Setup of v6:
Design mul_op, start of the top module:
module mul_op #(parameter INPUTS = 2,
		parameter OUTPUTS = 1,
		parameter DATA_IN_SIZE = 32,
		parameter DATA_OUT_SIZE = 32)
		(
		input clk,
		input rst,
		input [INPUTS * (DATA_IN_SIZE)- 1 : 0]data_in_bus,
		input [INPUTS - 1 : 0]valid_in_bus,
		output [INPUTS - 1 : 0] ready_in_bus,
		output [OUTPUTS * (DATA_OUT_SIZE) - 1 : 0]data_out_bus,
		output [OUTPUTS - 1 : 0]valid_out_bus,
		input 	[OUTPUTS - 1 : 0] ready_out_bus
);
	localparam LATENCY = 4;
	wire [2 * DATA_OUT_SIZE - 1 : 0] temp_result;
	wire join_valid;
	wire buff_valid, oehb_valid, oehb_ready;
	wire oehb_dataOut, oehb_datain;
	joinC #(.N(INPUTS)) add_fork(.valid_in(valid_in_bus), .ready_in(ready_in_bus), .valid_out(join_valid), .ready_out(oehb_ready));
	mul_4_stage multiply_unit (.clk(clk), .ce(oehb_ready), .a(data_in_bus[0 * DATA_IN_SIZE +: DATA_IN_SIZE]), .b(data_in_bus[1 * DATA_IN_SIZE +: DATA_IN_SIZE]), .p(data_out_bus[0 * DATA_OUT_SIZE +: DATA_OUT_SIZE]));
	delay_buffer #(.SIZE(LATENCY - 1))delay_buff(.clk(clk), .rst(rst), .valid_in(join_valid), .ready_in(oehb_ready), .valid_out(buff_valid));
	OEHB #(.INPUTS(1), .OUTPUTS(1), .DATA_IN_SIZE(1), .DATA_OUT_SIZE(1)) oehb_buffer (.clk(clk), .rst(rst),
										 .data_in_bus(1'b0), .valid_in_bus(buff_valid), .ready_in_bus(oehb_ready),
										 .data_out_bus(oehb_dataOut), .valid_out_bus(valid_out_bus[0]), .ready_out_bus(ready_out_bus[0]));
endmodule
make LEC_CHECK=0 CAP_MARGIN=20 CELL_PAD_IN_SITES_GLOBAL_PLACEMENT=1 CORE_MARGIN=7 CORE_UTILIZATION=17 MIN_ROUTING_LAYER=met1 PLACE_DENSITY_LB_ADDON=0.05 SETUP_SLACK_MARGIN=1.94 SLEW_MARGIN=20 finish   # period 12.9 ns
run.sh (not shown) runs the stock make flow with config.mk's settings and CLKGATE_MAP_FILE=.
Input changes introduced in v7 (baseline for comparison: v6):
- CTS_CLUSTER_DIAMETER now 240, previously not set
- SETUP_SLACK_MARGIN now -1.1, was 1.94
- CORE_ASPECT_RATIO now 0.5, previously not set
- CORE_UTILIZATION now 61, was 17
- CTS_CLUSTER_SIZE now 99, previously not set
- PLACE_DENSITY_LB_ADDON no longer set, was 0.05
Notes after the runs:
- Summary — met1 wire length, v7 relative to v6: lower, by about 35%.
- The run showing the greater per-cell via count in the routed design is v7.
- Against v6, v7 reports a post-layout period usage of the worst path that is lower.

* * *

The RTL this note starts from:
==> flow/design.v <==
module joinC #(parameter N = 5)(
	input [N - 1 : 0] valid_in,
	output reg  [N - 1 : 0] ready_in,
	output valid_out,
	input ready_out
);
	assign valid_out = &valid_in; 
	reg[N - 1 : 0] singleValid;
	integer i, j;
	always @(*)begin
		for(i = 0; i < N; i = i + 1)begin
			singleValid[i] = 1;
			for(j = 0; j < N; j = j + 1)
				if(i != j)
					singleValid[i] = singleValid[i] & valid_in[j];
		end
		for(i = 0; i < N; i = i + 1)begin
			ready_in[i] = singleValid[i] & ready_out;
		end
	end
endmodule
module OEHB #(parameter INPUTS = 1,
		parameter OUTPUTS = 1,
		parameter DATA_IN_SIZE = 32,
		parameter DATA_OUT_SIZE = 32)
	(
		input clk,
		input rst,
		input [INPUTS * (DATA_IN_SIZE)- 1 : 0]data_in_bus,
		input [INPUTS - 1 : 0]valid_in_bus,
		output [INPUTS - 1 : 0] ready_in_bus,
		output [OUTPUTS * (DATA_OUT_SIZE) - 1 : 0]data_out_bus,
		output reg [OUTPUTS - 1 : 0]valid_out_bus,
		input 	[OUTPUTS - 1 : 0] ready_out_bus
);
	wire reg_en;
	reg [DATA_IN_SIZE - 1 : 0] data_reg;
	always@(posedge clk, posedge rst)
		if(rst)
			valid_out_bus[0] <= 0;
		else
			valid_out_bus[0] <= valid_in_bus[0] | ~ready_in_bus[0];
	always@(posedge clk, posedge rst)
		if(rst)
			data_reg <= 0;
		else if(reg_en)
			data_reg <= data_in_bus[0 * DATA_IN_SIZE +: DATA_IN_SIZE];
	assign data_out_bus[0 * DATA_OUT_SIZE +: DATA_OUT_SIZE] = data_reg;
	assign ready_in_bus[0] = ~valid_out_bus[0] | ready_out_bus[0];
	assign reg_en = ready_in_bus[0] & valid_in_bus[0];
endmodule
module delay_buffer #(parameter SIZE = 32) (
	input clk, rst,
	input valid_in, ready_in,
	output valid_out
);
	reg [SIZE - 1 : 0] shift_reg;
	always @(posedge clk)begin
		if(ready_in | rst)
			shift_reg[0] <= valid_in;
	end
	always @(posedge clk)begin
		if(rst)
			shift_reg[SIZE - 1 : 1] <= 0;
		else if(ready_in)
			shift_reg[SIZE - 1 : 1] <= shift_reg[SIZE - 2 : 0];
	end
	assign valid_out = shift_reg[SIZE - 1];
endmodule
module mul_4_stage (
	input clk, ce,
	input[31 : 0] a,
	input [31 : 0] b,
	output [31 : 0] p
);
	reg [31 : 0] a_reg, b_reg, q0, q1, q2;
	wire [63 : 0] mul_wire;
	assign mul_wire = a_reg * b_reg;
	wire [31 : 0] mul;
	assign mul = mul_wire[31 : 0];
	always @(posedge clk)
		if(ce)begin
			a_reg <= a;
			b_reg <= b;
			q0 <= mul;
			q1 <= q0;
			q2 <= q1;
		end
	assign p = q2;
endmodule
module mul_op #(parameter INPUTS = 2,
		parameter OUTPUTS = 1,
		parameter DATA_IN_SIZE = 32,
		parameter DATA_OUT_SIZE = 32)
		(
		input clk,
		input rst,
		input [INPUTS * (DATA_IN_SIZE)- 1 : 0]data_in_bus,
		input [INPUTS - 1 : 0]valid_in_bus,
		output [INPUTS - 1 : 0] ready_in_bus,
		output [OUTPUTS * (DATA_OUT_SIZE) - 1 : 0]data_out_bus,
		output [OUTPUTS - 1 : 0]valid_out_bus,
		input 	[OUTPUTS - 1 : 0] ready_out_bus
);
	localparam LATENCY = 4;
	wire [2 * DATA_OUT_SIZE - 1 : 0] temp_result;
	wire join_valid;
	wire buff_valid, oehb_valid, oehb_ready;
	wire oehb_dataOut, oehb_datain;
	joinC #(.N(INPUTS)) add_fork(.valid_in(valid_in_bus), .ready_in(ready_in_bus), .valid_out(join_valid), .ready_out(oehb_ready));
	mul_4_stage multiply_unit (.clk(clk), .ce(oehb_ready), .a(data_in_bus[0 * DATA_IN_SIZE +: DATA_IN_SIZE]), .b(data_in_bus[1 * DATA_IN_SIZE +: DATA_IN_SIZE]), .p(data_out_bus[0 * DATA_OUT_SIZE +: DATA_OUT_SIZE]));
	delay_buffer #(.SIZE(LATENCY - 1))delay_buff(.clk(clk), .rst(rst), .valid_in(join_valid), .ready_in(oehb_ready), .valid_out(buff_valid));
	OEHB #(.INPUTS(1), .OUTPUTS(1), .DATA_IN_SIZE(1), .DATA_OUT_SIZE(1)) oehb_buffer (.clk(clk), .rst(rst),
										 .data_in_bus(1'b0), .valid_in_bus(buff_valid), .ready_in_bus(oehb_ready),
										 .data_out_bus(oehb_dataOut), .valid_out_bus(valid_out_bus[0]), .ready_out_bus(ready_out_bus[0]));
endmodule
make LEC_CHECK=0 ABC_AREA=1 CAP_MARGIN=5 CORE_ASPECT_RATIO=0.91 CORE_MARGIN=2 CORE_UTILIZATION=72 CTS_CLUSTER_SIZE=79 SLEW_MARGIN=20 finish   # period 6.23 ns
The first run reached the layout checks and failed them: negative setup slack.
Edit:
Settings changed: ABC_AREA 1 to unset, CAP_MARGIN 5 to 20, CORE_ASPECT_RATIO 0.91 to unset, CTS_CLUSTER_DIAMETER set to 227, CTS_CLUSTER_SIZE 79 to unset.
Clock period 6.23 ns to 3.52 ns, I/O delays scaled along.
After rerunning:
- The new run completed and failed the layout checks on negative setup slack
- sequential share of layout area came out higher by 0.29 points
- clock-buffer cell count is unchanged
- core utilization came out higher by 2.3 points
Edit:
Settings changed: CORE_UTILIZATION 72 to 66, CTS_CLUSTER_DIAMETER 227 to unset.
Clock period 3.52 ns to 6.53 ns, I/O delays scaled along.
The changed run ran to the end with violations: negative setup slack.
Critical path depth shrinks by 1.
Synthesized cell count does not change.
Cell area shrinks by 2.5%.
Edit:
Settings changed: CORE_UTILIZATION 66 to 70.
Clock period 6.53 ns to 6.49 ns, I/O delays scaled along.
The changed run reached the layout checks and failed them: negative setup slack.
Hold slack got worse by 0.0049 ns.
Area after synthesis stays the same.
Global-route usage increases by 2.6 points.
Cell count decreases by 1.1%.
Setup slack got worse by 0.11 ns.
Fmax decreases by 0.97%.
Sequential cell count is unchanged.
Sequential share of layout area increases by 0.12 points.
Via count increases by 2.8%.
Count of clock-buffer cells in the layout stays the same.
Wire length increases by 5.3%.
